Setup of the previous run:
// cordic_dds
module cordic_dds #(
 parameter OUT_WIDTH = 16,
 parameter OUT_REGISTER_EN = 1,
 parameter FREQ_WORD_INIITIAL = 32'h6D3A06,  
 parameter PHASE_WORD_INIITIAL = 0,
 parameter K = 16'h4DBA
)(
 input                      clk,
 input                      rst_n,
 input                      cfg_vld,
 input      [31:0]          cfg_freq_word,
 input      [31:0]          cfg_phase_word,
 output reg                 sig_vld_o,
 output     [OUT_WIDTH-1:0] sin_o,
 output     [OUT_WIDTH-1:0] cos_o
    );
Size in the first run: roughly 1,000 flip-flops, about 100 I/O pins.
make LEC_CHECK=0 CAP_MARGIN=20 CORE_MARGIN=2 CORE_UTILIZATION=58 SLEW_MARGIN=20 finish   # period 4.35 ns
run.sh (not shown) runs the stock make flow with config.mk's settings and CLKGATE_MAP_FILE=.
Modified inputs, the current run compared to the previous run
# the previous run
export LEC_CHECK = 0
export CAP_MARGIN = 20
export CORE_MARGIN = 2
export CORE_UTILIZATION = 58
export SLEW_MARGIN = 20
create_clock -name core_clock -period 4.35 [get_ports {clk}]
# the current run
export LEC_CHECK = 0
export CAP_MARGIN = 20
export CORE_MARGIN = 2
export CORE_UTILIZATION = 40
export SLEW_MARGIN = 20
create_clock -name core_clock -period 4.35 [get_ports {clk}]
### Flow results
- Against the previous run as the reference, the current run delivers a lower met2 capacity usage during global routing.
- Reported for the previous run and the current run, number of cells produced by synthesis turned out identical to the last digit.
- | pre-CTS worst setup slack | the current run vs the previous run | 59 ps lower |
- The worst hold slack across all endpoints reported for the current run is smaller than that of the previous run by 35 ps.
- The current run vs the previous run, setup slack went down by 16 ps.
- From the previous run to the current run the numbers moved as follows: total global-route track usage shows a reduction of 7.7 points; routed length on met2 went up about 12%; biggest cell delay along the critical path went up 60 ps.
- Total via count in the routed design: the previous run and the current run compared, lower one is the current run
- For the current run, the critical path capture point was cordic_sin_cos_inst.imag_y[8][20], unlike the previous run, where it was cordic_sin_cos_inst.real_x[14][20].

* * *

job 101:
The RTL this note starts from:
==> flow/design.v <==
`timescale 1ns / 1ps
module cordic_sin_cos#(
 parameter OUT_WIDTH = 16,
 parameter OUT_REGISTER_EN = 1,
 parameter K = 16'h4DBA
)(
 input                       clk,
 input                       rst_n,
 input  [19:0]               angle,
 output [OUT_WIDTH-1:0]      cos_o,
 output [OUT_WIDTH-1:0]      sin_o
    );
    localparam OUT_WIDTH_EXP = 4;
    localparam K_EXP = {K,{OUT_WIDTH_EXP{1'b0}}};
    localparam ITERATION_NUM = OUT_WIDTH;
    localparam [16*21-1:0] actan_table =  { 21'h20000,21'h12E40,21'h09FB4,21'h05111,
                                            21'h028B1,21'h0145D,21'h00A2F,21'h00518,
                                            21'h0028C,21'h00146,21'h000A3,21'h00051,
                                            21'h00029,21'h00014,21'h0000A,21'h00005};
    reg  signed [OUT_WIDTH+OUT_WIDTH_EXP:0]   real_x[0:ITERATION_NUM];
    reg  signed [OUT_WIDTH+OUT_WIDTH_EXP:0]   imag_y[0:ITERATION_NUM];
    reg  signed [20:0]                        angl_z[0:ITERATION_NUM];
    wire        [1:0]                         quadrant;
    reg  signed [OUT_WIDTH+OUT_WIDTH_EXP:0]   init_x;
    reg  signed [OUT_WIDTH+OUT_WIDTH_EXP:0]   init_y;
    reg  signed [20:0]                        init_z;
    assign quadrant = angle[19:18];
    always @(quadrant,angle) begin
        case (quadrant)
            2'b00:begin
                init_x = K_EXP;
                init_y = 0;
                init_z = {1'b0,angle};
            end
            2'b01:begin
                init_x = -K_EXP;
                init_y = 0;
                init_z = {3'b111,angle[17:0]};
            end
            2'b10: begin
                init_x = -K_EXP;
                init_y = 0;
                init_z = {3'b000,angle[17:0]};
            end
            2'b11:begin
                init_x = K_EXP;
                init_y = 0;
                init_z = {1'b1,angle};
            end
            default:begin
                init_x = 0;
                init_y = 0;
                init_z = 0;
            end
        endcase
    end
    always@(posedge clk or negedge rst_n)  
    begin
        if(rst_n == 1'b0)begin
            real_x[0] <= 'h0;
            imag_y[0] <= 'h0;
            angl_z[0] <= 'h0;
        end else begin
            real_x[0] <= init_x;
            imag_y[0] <= init_y;
            angl_z[0] <= init_z;
        end
    end
    genvar i;
    generate
        for (i = 1 ; i <= ITERATION_NUM; i= i + 1)
        begin: iter
                always@(posedge clk or negedge rst_n)  
                    begin
                        if(rst_n == 1'b0)begin
                            real_x[i] <= 'h0;
                            imag_y[i] <= 'h0;
                            angl_z[i] <= 'h0;
                        end else if(angl_z[i-1][20]==1'b1)begin  
                            real_x[i] <= real_x[i-1] + ( imag_y[i-1]>>>(i-1) );
                            imag_y[i] <= imag_y[i-1] - ( real_x[i-1]>>>(i-1) );
                            angl_z[i] <= angl_z[i-1] + $signed(actan_table[(21*(16-i+1)-1)-:21]);
                        end else begin
                            real_x[i] <= real_x[i-1] - ( imag_y[i-1]>>>(i-1) );
                            imag_y[i] <= imag_y[i-1] + ( real_x[i-1]>>>(i-1) );
                            angl_z[i] <= angl_z[i-1] - $signed(actan_table[(21*(16-i+1)-1)-:21]);
                        end
                    end
        end
    endgenerate
    wire [OUT_WIDTH:0]   real_x_cut;
    wire [OUT_WIDTH:0]   imag_y_cut;
    reg  [OUT_WIDTH-1:0] cos_over_pro;
    reg  [OUT_WIDTH-1:0] sin_over_pro;
    assign real_x_cut = real_x[ITERATION_NUM][OUT_WIDTH+OUT_WIDTH_EXP:OUT_WIDTH_EXP];
    assign imag_y_cut = imag_y[ITERATION_NUM][OUT_WIDTH+OUT_WIDTH_EXP:OUT_WIDTH_EXP];
    always@(*)begin
            case(real_x_cut[OUT_WIDTH:OUT_WIDTH-1])
                2'b00:cos_over_pro = real_x_cut[OUT_WIDTH-1:0];
                2'b01:cos_over_pro = {1'b0,{(OUT_WIDTH-1){1'b1}}};
                2'b10:cos_over_pro = {1'b1,{(OUT_WIDTH-2){1'b0}},1'b1};
                2'b11:cos_over_pro = real_x_cut[OUT_WIDTH-1:0];
                default:cos_over_pro = real_x_cut[OUT_WIDTH-1:0];
            endcase
    end
    always@(*)begin
            case(imag_y_cut[OUT_WIDTH:OUT_WIDTH-1])
                2'b00:sin_over_pro = imag_y_cut[OUT_WIDTH-1:0];
                2'b01:sin_over_pro = {1'b0,{(OUT_WIDTH-1){1'b1}}};
                2'b10:sin_over_pro = {1'b1,{(OUT_WIDTH-2){1'b0}},1'b1};
                2'b11:sin_over_pro = imag_y_cut[OUT_WIDTH-1:0];
                default:sin_over_pro = imag_y_cut[OUT_WIDTH-1:0];
            endcase
    end
    generate if (OUT_REGISTER_EN == 1'b1) begin:reg_out
        reg [OUT_WIDTH-1:0] cos_r;
        reg [OUT_WIDTH-1:0] sin_r;
        always@(posedge clk or negedge rst_n) begin
            if(rst_n == 1'b0)begin
                cos_r <= 'h0;
                sin_r <= 'h0;
            end else begin
                cos_r <= cos_over_pro;
                sin_r <= sin_over_pro;
            end
        end
        assign cos_o = cos_r;
        assign sin_o = sin_r;
    end else begin:no_reg_out
        assign cos_o = cos_over_pro;
        assign sin_o = sin_over_pro;
    end
    endgenerate
endmodule
`timescale 1ns / 1ps
module cordic_dds #(
 parameter OUT_WIDTH = 16,
 parameter OUT_REGISTER_EN = 1,
 parameter FREQ_WORD_INIITIAL = 32'h6D3A06,  
 parameter PHASE_WORD_INIITIAL = 0,
 parameter K = 16'h4DBA
)(
 input                      clk,
 input                      rst_n,
 input                      cfg_vld,
 input      [31:0]          cfg_freq_word,
 input      [31:0]          cfg_phase_word,
 output reg                 sig_vld_o,
 output     [OUT_WIDTH-1:0] sin_o,
 output     [OUT_WIDTH-1:0] cos_o
    );
 localparam PRO_DELAY = OUT_WIDTH + OUT_REGISTER_EN;
 reg [31:0] phase_accum;  
 reg [31:0] add_freq_wd;
 reg [4:0]  pro_cnt;
 always@(posedge clk or negedge rst_n)  
 begin
     if(rst_n == 1'b0)begin
         phase_accum <= PHASE_WORD_INIITIAL;
         add_freq_wd <= FREQ_WORD_INIITIAL;
     end else if(cfg_vld == 1'b1)begin 
         phase_accum <= cfg_phase_word;
         add_freq_wd <= cfg_freq_word;
     end else begin
         phase_accum <=  phase_accum + add_freq_wd;
     end
 end
 always@(posedge clk or negedge rst_n)  
 begin
     if(rst_n == 1'b0)begin
         pro_cnt <= 'h0;
         sig_vld_o <= 1'b0;
     end else if(pro_cnt == PRO_DELAY) begin
         pro_cnt <=  pro_cnt;
         sig_vld_o <= 1'b1;
     end else begin
         pro_cnt <=  pro_cnt + 1'b1;
         sig_vld_o <= 1'b0;
     end
 end
 cordic_sin_cos #(
 .OUT_WIDTH (OUT_WIDTH),
 .OUT_REGISTER_EN(OUT_REGISTER_EN),
 .K(K)
 )cordic_sin_cos_inst(
 .clk    (clk),
 .rst_n  (rst_n),
 .angle  (phase_accum[31:12]),
 .cos_o  (cos_o),
 .sin_o  (sin_o)
  );
endmodule
Settings: LEC_CHECK=0, CAP_MARGIN=20, CORE_MARGIN=3, CORE_UTILIZATION=40, SETUP_SLACK_MARGIN=0.1, SLEW_MARGIN=20; clock period 5.0 ns.
#### Input delta (job 102 over job 101)
Settings: a change of CAP_MARGIN from 20 to 15; a change of CORE_UTILIZATION from 40 to 72; a deleted SETUP_SLACK_MARGIN that had been 0.1; an added PLACE_DENSITY of 0.66; a change of CORE_MARGIN from 3 to 2; a change of the clock period (ns, I/O delays scaled along) from 5.0 to 3.24.
- Although job 102 finished all stages, its layout failed final checks on negative setup slack.
- In summary, job 101 completed successfully, with a layout that passed the timing, DRC and antenna checks.
- When job 102 is measured against job 101, its cell area after layout turns out 13% higher.
- Final hold slack on job 102 is ahead of job 101.
- Classification of the worst-slack hold path: input pin to async pin -> job 101, input pin to flop -> job 102
- When the final numbers for job 102 and job 101 were put side by side, the total placed cells including tap cells turned out to be smaller in job 102.
- Job 101 → job 102: pre-CTS setup slack went down 0.91 ns.
Here is what was changed in the inputs of job 103 compared with job 102.
Settings: CORE_ASPECT_RATIO: unset -> 0.54; SETUP_SLACK_MARGIN: unset -> 1.07; CORE_UTILIZATION: 72 -> 70; PLACE_DENSITY: 0.66 -> unset; CAP_MARGIN: 15 -> 20; the clock period (ns, I/O delays scaled along): 3.24 -> 3.62.
==> comparison <==
Total die area grows by a few percent when moving from job 102 to job 103.
Per the comparison of job 103 with job 102, clock-buffer cell count decreased by 11 relative to the old numbers, final area decreased by about 2% relative to the old numbers, global-route usage increased by 0.95 points relative to the old numbers.
For wire length per cell after detailed routing, job 102 and job 103 come out practically identical.
The final report for job 103 shows a completed flow and a layout that fails verification, specifically negative setup slack.
Filler cell count: job 103 vs job 102 up 1226
Taking job 102 as the reference, in job 103 logic depth of the worst path, buffers included shows an increase of 2; global-route wire length before repair climbed 3.9%; number of buffers outside the clock class in the layout went down by 460.
For job 104, these inputs were changed with respect to job 103:
Settings: SLEW_MARGIN now 5, was 20; CORE_ASPECT_RATIO no longer set, was 0.54; CELL_PAD_IN_SITES_GLOBAL_PLACEMENT now 0, previously not set; CTS_CLUSTER_SIZE now 50, previously not set; SETUP_SLACK_MARGIN now -0.12, was 1.07; TNS_END_PERCENT now 90, previously not set; GPL_TIMING_DRIVEN now 1, previously not set; the clock period (ns, I/O delays scaled along) now 1.65, was 3.62.
### Flow results
What ended job 104 was a tool error in 4_1_cts; the run never finished.
Re area of the mapped netlist: no difference whatsoever between job 103 and job 104.
Job 104 has instance area at placement above what job 103 had.
Job 104 -> job 103: async set-reset flop share out of synthesis delta 0, exact match
Status: mean instance size in the synthesized netlist parity (job 104, job 103)
Floorplan row count up 32 in job 104 wrt job 103
Of job 104 and job 103, the run reporting the higher number of cells after detailed placement was job 104.
Re multiplexer share of the synthesized area: no difference whatsoever between job 104 and job 103.
Worst setup timing slack at the placement stage: lower on job 104
Compared with job 103, last weighted congestion value of the routability-driven placer in job 104 increased by a few percent.
Summary: with job 103 as the reference, vertical die dimension in job 104 moved up by more than a quarter.
